## 05-09
## Top_FFT
module Top_FFT #(
    parameter   INTEGER_SIZE = 4,
                FRACT_SIZE = 14,
                NFFT = 64
) (
    input       wire                                             clk, rst,
    input       wire                                             start_FFT,
    input       wire    signed  [INTEGER_SIZE+FRACT_SIZE-1:0]    serial_in_r, serial_in_i,
    output      wire    signed  [INTEGER_SIZE+FRACT_SIZE-1:0]    serial_out_r, serial_out_i,
    output      wire                                             end_FFT, data_valid_FFT
);
==> flow/config.mk <==
export PLATFORM = sky130hd
export DESIGN_NAME = Top_FFT
export DESIGN_NICKNAME = Top_FFT
export VERILOG_FILES = /design/flow/design.v
export SDC_FILE = /design/flow/constraint.sdc
export NUM_CORES = 4
export LEC_CHECK = 0
export ABC_AREA = 0
export CAP_MARGIN = 20
export CELL_PAD_IN_SITES_DETAIL_PLACEMENT = 1
export CELL_PAD_IN_SITES_GLOBAL_PLACEMENT = 2
export CORE_MARGIN = 6
export CORE_UTILIZATION = 40
export GPL_ROUTABILITY_DRIVEN = 0
export SLEW_MARGIN = 20
export TNS_END_PERCENT = 15
==> flow/constraint.sdc <==
create_clock -name core_clock -period 12.0 [get_ports {clk}]
set_input_delay 2.4000 -clock core_clock [delete_from_list [all_inputs] [get_ports {clk}]]
set_output_delay 2.4000 -clock core_clock [all_outputs]
set_load 0.01 [all_outputs]
run.sh (not shown) runs the stock make flow with config.mk's settings and CLKGATE_MAP_FILE=.
05-09 finished end to end and its layout was clean on timing, DRC and antenna.
diff inputs: 05-09 => 06-11
- SETUP_SLACK_MARGIN: unset -> 1.15
- HOLD_SLACK_MARGIN: unset -> 0.02
- CELL_PAD_IN_SITES_GLOBAL_PLACEMENT: 2 -> unset
- CTS_CLUSTER_DIAMETER: unset -> 165
- PLACE_DENSITY: unset -> 0.6
- GPL_ROUTABILITY_DRIVEN: 0 -> unset
- CORE_ASPECT_RATIO: unset -> 1.46
- CORE_MARGIN: 6 -> 2
- CTS_CLUSTER_SIZE: unset -> 11
- TNS_END_PERCENT: 15 -> unset
- CORE_UTILIZATION: 40 -> 65
- ABC_AREA: 0 -> 1
- CELL_PAD_IN_SITES_DETAIL_PLACEMENT: 1 -> unset
- MIN_ROUTING_LAYER: unset -> met2
- GPL_TIMING_DRIVEN: unset -> 0
## What came out
From 05-09 to 06-11 the numbers moved as follows: number of buffers created by CTS saw a decrease; die footprint lost 0.20 mm2; synthesized area rose 0.0081 mm2. 06-11 got as far as 5_1_grt, where a tool error ended the run. Cmp 06-11 vs 05-09: synthesized-area fraction occupied by xor and xnor cells lower in 06-11.

* * *

Starting RTL as in the previous note.
Design Top_FFT, start of the top module:
module Top_FFT #(
    parameter   INTEGER_SIZE = 4,
                FRACT_SIZE = 14,
                NFFT = 64
) (
    input       wire                                             clk, rst,
    input       wire                                             start_FFT,
    input       wire    signed  [INTEGER_SIZE+FRACT_SIZE-1:0]    serial_in_r, serial_in_i,
    output      wire    signed  [INTEGER_SIZE+FRACT_SIZE-1:0]    serial_out_r, serial_out_i,
    output      wire                                             end_FFT, data_valid_FFT
);
export LEC_CHECK = 0
export ABC_AREA = 1
export CAP_MARGIN = 20
export CORE_ASPECT_RATIO = 1.46
export CORE_MARGIN = 2
export CORE_UTILIZATION = 65
export CTS_CLUSTER_DIAMETER = 165
export CTS_CLUSTER_SIZE = 74
export GPL_TIMING_DRIVEN = 1
export HOLD_SLACK_MARGIN = 0.02
export MAX_ROUTING_LAYER = met4
export MIN_ROUTING_LAYER = met2
export PLACE_DENSITY = 0.6
export SETUP_SLACK_MARGIN = 1.15
export SLEW_MARGIN = 20
create_clock -name core_clock -period 12.0 [get_ports {clk}]
The first run ended with an error in global routing, error GRT-0116.
Edit:
==> flow/config.mk (replaced) <==
export PLATFORM = sky130hd
export DESIGN_NAME = Top_FFT
export DESIGN_NICKNAME = Top_FFT
export VERILOG_FILES = /design/flow/design.v
export SDC_FILE = /design/flow/constraint.sdc
export NUM_CORES = 4
export LEC_CHECK = 0
export ABC_AREA = 0
export CAP_MARGIN = 20
export CELL_PAD_IN_SITES_DETAIL_PLACEMENT = 1
export CELL_PAD_IN_SITES_GLOBAL_PLACEMENT = 2
export CORE_MARGIN = 6
export CORE_UTILIZATION = 40
export CTS_CLUSTER_DIAMETER = 234
export GPL_ROUTABILITY_DRIVEN = 1
export HOLD_SLACK_MARGIN = -0.05
export MAX_ROUTING_LAYER = met5
export MIN_ROUTING_LAYER = met2
export PLACE_DENSITY_LB_ADDON = 0.17
export SLEW_MARGIN = 35
export TNS_END_PERCENT = 35
Result:
- The changed run ran to the end with no violations
- synthesized cell count falls by 16%
- synthesized area drops by about 4%
- die size came out higher by about 60%
Edit:
==> flow/config.mk (replaced) <==
export PLATFORM = sky130hd
export DESIGN_NAME = Top_FFT
export DESIGN_NICKNAME = Top_FFT
export VERILOG_FILES = /design/flow/design.v
export SDC_FILE = /design/flow/constraint.sdc
export NUM_CORES = 4
export LEC_CHECK = 0
export CAP_MARGIN = 20
export CORE_MARGIN = 2
export CORE_UTILIZATION = 64
export PLACE_DENSITY = 0.6
export SLEW_MARGIN = 20
==> flow/constraint.sdc (replaced) <==
create_clock -name core_clock -period 12.6 [get_ports {clk}]
set_input_delay 2.5200 -clock core_clock [delete_from_list [all_inputs] [get_ports {clk}]]
set_output_delay 2.5200 -clock core_clock [all_outputs]
set_load 0.01 [all_outputs]
What happened: The changed run completed without violations. Worst hold slack improved by 0.037 ns. Area after synthesis is unchanged. Design area went down by 2.3%. Combinational power shrinks by 7.8%.
Power and IR drop assume default switching activity.
